// module_mini_cpu
module module_mini_cpu(
    input clk,               
    input rst,               
    input power,             
    input send,              
    input [17:0] switches,   
    output wire [7:0] data,  
    output wire rs,          
    output wire rw,          
    output wire en,          
    output wire lcd_on,      
    output wire lcd_blon     
);
==> flow/config.mk <==
export PLATFORM = sky130hd
export DESIGN_NAME = module_mini_cpu
export DESIGN_NICKNAME = module_mini_cpu
export VERILOG_FILES = /design/flow/design.v
export SDC_FILE = /design/flow/constraint.sdc
export NUM_CORES = 4
export LEC_CHECK = 0
export CAP_MARGIN = 10
export CELL_PAD_IN_SITES_GLOBAL_PLACEMENT = 3
export CORE_ASPECT_RATIO = 1.05
export CORE_MARGIN = 2
export CORE_UTILIZATION = 50
export CTS_CLUSTER_SIZE = 56
export GPL_ROUTABILITY_DRIVEN = 1
export GPL_TIMING_DRIVEN = 1
export MIN_ROUTING_LAYER = met2
export PLACE_DENSITY_LB_ADDON = 0.04
export SETUP_SLACK_MARGIN = 1.97
export SLEW_MARGIN = 20
==> flow/constraint.sdc <==
create_clock -name core_clock -period 19.0 [get_ports {clk}]
set_input_delay 3.8000 -clock core_clock [delete_from_list [all_inputs] [get_ports {clk}]]
set_output_delay 3.8000 -clock core_clock [all_outputs]
set_load 0.01 [all_outputs]
run.sh (not shown) runs the stock make flow with config.mk's settings and CLKGATE_MAP_FILE=.
The baseline stopped in 3_1_place_gp_skip_io.
==> next run, changes <==
==> flow/config.mk (replaced) <==
export PLATFORM = sky130hd
export DESIGN_NAME = module_mini_cpu
export DESIGN_NICKNAME = module_mini_cpu
export VERILOG_FILES = /design/flow/design.v
export SDC_FILE = /design/flow/constraint.sdc
export NUM_CORES = 4
export LEC_CHECK = 0
export CAP_MARGIN = 20
export CORE_MARGIN = 2
export CORE_UTILIZATION = 40
export PLACE_DENSITY = 0.6
export SETUP_SLACK_MARGIN = 1.98
export SLEW_MARGIN = 20
==> flow/constraint.sdc (replaced) <==
create_clock -name core_clock -period 18.2 [get_ports {clk}]
set_input_delay 3.6400 -clock core_clock [delete_from_list [all_inputs] [get_ports {clk}]]
set_output_delay 3.6400 -clock core_clock [all_outputs]
set_load 0.01 [all_outputs]
What happened:
- With this change the flow ran to the end with no violations
- die area came out higher by 25%
- synthesized area stays the same
- synthesized cell count stays the same
==> next run, changes <==
--- a/flow/config.mk
+++ b/flow/config.mk
@@ -7,0 +8 @@
+export ABC_AREA = 1
@@ -10 +11,3 @@
-export CORE_UTILIZATION = 40
+export CORE_UTILIZATION = 71
+export CTS_CLUSTER_DIAMETER = 268
+export CTS_CLUSTER_SIZE = 15
@@ -12 +14,0 @@
-export SETUP_SLACK_MARGIN = 1.98
==> flow/constraint.sdc (replaced) <==
create_clock -name core_clock -period 10.1 [get_ports {clk}]
set_input_delay 2.0200 -clock core_clock [delete_from_list [all_inputs] [get_ports {clk}]]
set_output_delay 2.0200 -clock core_clock [all_outputs]
set_load 0.01 [all_outputs]
What happened:
- Now the flow did not get past 5_1_grt (GRT-0232)
- area after synthesis went down by 2.5%
- die area went down by 45%
- synthesized cell count rises by about 24%
==> next run, changes <==
--- a/flow/config.mk
+++ b/flow/config.mk
@@ -8 +7,0 @@
-export ABC_AREA = 1
@@ -12,3 +11,2 @@
-export CTS_CLUSTER_DIAMETER = 268
-export CTS_CLUSTER_SIZE = 15
-export PLACE_DENSITY = 0.6
+export CTS_CLUSTER_SIZE = 13
+export PLACE_DENSITY_LB_ADDON = 0.02
==> flow/constraint.sdc (replaced) <==
create_clock -name core_clock -period 16.3 [get_ports {clk}]
set_input_delay 3.2600 -clock core_clock [delete_from_list [all_inputs] [get_ports {clk}]]
set_output_delay 3.2600 -clock core_clock [all_outputs]
set_load 0.01 [all_outputs]
Effect:
- The new run produced a clean layout
- synthesized cell count falls by 19%
- die size rises by 2.6%
- area after synthesis rises by 2.6%
==> next run, changes <==
--- a/flow/config.mk
+++ b/flow/config.mk
@@ -7,0 +8 @@
+export ABC_AREA = 1
@@ -10,3 +11,3 @@
-export CORE_UTILIZATION = 71
-export CTS_CLUSTER_SIZE = 13
-export PLACE_DENSITY_LB_ADDON = 0.02
+export CORE_UTILIZATION = 69
+export CTS_CLUSTER_DIAMETER = 268
+export PLACE_DENSITY = 0.6
==> flow/constraint.sdc (replaced) <==
create_clock -name core_clock -period 11.5 [get_ports {clk}]
set_input_delay 2.3000 -clock core_clock [delete_from_list [all_inputs] [get_ports {clk}]]
set_output_delay 2.3000 -clock core_clock [all_outputs]
set_load 0.01 [all_outputs]
Effect: Non-clock buffer count rises by 84; total power came out higher by well over a third; die area stays flat; final area grows slightly; cell count goes up by about a fifth.
==> next run, changes <==
--- a/flow/config.mk
+++ b/flow/config.mk
@@ -8 +7,0 @@
-export ABC_AREA = 1
@@ -11,2 +10 @@
-export CORE_UTILIZATION = 69
-export CTS_CLUSTER_DIAMETER = 268
+export CORE_UTILIZATION = 65
==> flow/constraint.sdc (replaced) <==
create_clock -name core_clock -period 14.7 [get_ports {clk}]
set_input_delay 2.9400 -clock core_clock [delete_from_list [all_inputs] [get_ports {clk}]]
set_output_delay 2.9400 -clock core_clock [all_outputs]
set_load 0.01 [all_outputs]
What happened:
- via count falls by a little under a tenth
- setup slack gains 0.16 ns
- flip-flop count is unchanged
- final area came out higher slightly
- synthesized area came out higher by a few percent
- count of clock-buffer cells in the layout went up by 3
- power fell by a quarter to a third
- first-iteration DRC count came out lower by about a fifth
- final cell count drops by about a fifth

---

Setup of build 55:
module_mini_cpu again, from the RTL that the note above started with.
// module_mini_cpu
module module_mini_cpu(
    input clk,               
    input rst,               
    input power,             
    input send,              
    input [17:0] switches,   
    output wire [7:0] data,  
    output wire rs,          
    output wire rw,          
    output wire en,          
    output wire lcd_on,      
    output wire lcd_blon     
);
clock: 12.1 ns
lec_check: 0
abc_area: 1
cap_margin: 20
core_margin: 2
core_utilization: 72
max_routing_layer: met4
place_density_lb_addon: 0.02
setup_slack_margin: 1.37
slew_margin: 20
In build 55 the implementation completed, yet the final layout does not meet the checks, the culprit being capacitance limit, slew limit, setup timing.
For build 4, these inputs were changed with respect to build 55:
# build 55
export LEC_CHECK = 0
export ABC_AREA = 1
export CAP_MARGIN = 20
export CORE_MARGIN = 2
export CORE_UTILIZATION = 72
export MAX_ROUTING_LAYER = met4
export PLACE_DENSITY_LB_ADDON = 0.02
export SETUP_SLACK_MARGIN = 1.37
export SLEW_MARGIN = 20
create_clock -name core_clock -period 12.1 [get_ports {clk}]
# build 4
export LEC_CHECK = 0
export ABC_AREA = 1
export CAP_MARGIN = 20
export CORE_MARGIN = 2
export CORE_UTILIZATION = 71
export CTS_CLUSTER_DIAMETER = 321
export CTS_CLUSTER_SIZE = 13
export PLACE_DENSITY_LB_ADDON = 0.02
export SETUP_SLACK_MARGIN = 2.81
export SLEW_MARGIN = 20
create_clock -name core_clock -period 16.3 [get_ports {clk}]
Results
Build 4: no failed stages, no open violations at the end. No crash in build 55: every stage finished, but the layout fails its final checks due to capacitance limit, slew limit, setup timing. The worst slack on hold paths on build 55 is in line with that on build 4. Summary of build 4 over build 55: final critical path time including I/O delays and setup lower; final routed wirelength across all metal layers lower; first-iteration DRC count lower; slack of the worst reg-to-reg path higher; power lower. met3 layer wire length in the routed design shrinks by more than a quarter when moving from build 55 to build 4. Diff build 4 and build 55: routed metal-1 wire length higher in build 55.
diff inputs: build 4 => build 67
# build 4
export LEC_CHECK = 0
export ABC_AREA = 1
export CAP_MARGIN = 20
export CORE_MARGIN = 2
export CORE_UTILIZATION = 71
export CTS_CLUSTER_DIAMETER = 321
export CTS_CLUSTER_SIZE = 13
export PLACE_DENSITY_LB_ADDON = 0.02
export SETUP_SLACK_MARGIN = 2.81
export SLEW_MARGIN = 20
create_clock -name core_clock -period 16.3 [get_ports {clk}]
# build 67
export LEC_CHECK = 0
export CAP_MARGIN = 20
export CORE_MARGIN = 2
export CORE_UTILIZATION = 66
export SETUP_SLACK_MARGIN = 3.21
export SLEW_MARGIN = 20
create_clock -name core_clock -period 12.9 [get_ports {clk}]
==> results <==
What the final checks of build 67 revealed, after a flow that finished every stage, was a layout that fails on setup timing.
met3 global-route usage for build 67 is higher than for build 4.
The dominant non-sequential cell family after synthesis comes out simple AND/OR/NAND/NOR gates in one run and adder cells in the other, namely in build 4 and build 67 respectively.
Build 67 against build 4: average wire per cell in the routed design now sits higher, maximum single-stage delay on the critical path now larger, leakage dissipation now sits higher, multi-input combinational cell count went down.
Critical path's slowest cell: dfxtp_4 -> build 4, and3_1 -> build 67
Relative to build 4, the portion of the clock cycle consumed by the worst path in the final layout of build 67 is higher by 28 points.
Inputs modified between build 67 and build 70:
# build 67
export LEC_CHECK = 0
export CAP_MARGIN = 20
export CORE_MARGIN = 2
export CORE_UTILIZATION = 66
export SETUP_SLACK_MARGIN = 3.21
export SLEW_MARGIN = 20
create_clock -name core_clock -period 12.9 [get_ports {clk}]
# build 70
export LEC_CHECK = 0
export CAP_MARGIN = 20
export CORE_MARGIN = 2
export CORE_UTILIZATION = 72
export CTS_CLUSTER_SIZE = 35
export SLEW_MARGIN = 20
create_clock -name core_clock -period 14.4 [get_ports {clk}]
Findings:
- Both conditions hold for build 70: the flow ran to the end and the final layout passed the timing, DRC and antenna checks.
- [flow] build 67 | stages: complete | final checks: fail | reason: setup timing
- Build 70: arrival time of data at the critical path endpoint 0.16 ns above build 67
- As far as sequential cell area is concerned, build 67 and build 70 perform about the same.
- Build 70 vs build 67, weighted congestion reported at the end of routability-driven placement went down by 0.0063.
- Going from build 67 to build 70, die area shrinks by about 8%.
- In build 70 relative to build 67, peak supply drop had gone down by more than half.
- From build 67 to build 70, number of antenna-violating nets in the routed design did not move at all.
- For multi-input combinational cell count, build 70 and build 67 come out practically identical.
- Comparing build 70 and build 67, the higher global-route usage is on build 67.
- Route | build 70 vs build 67 | wire shorter in build 70
- Layout net count: build 70 vs build 67 down 301
Power figures rest on the tool's default switching activity, not on a simulated workload.
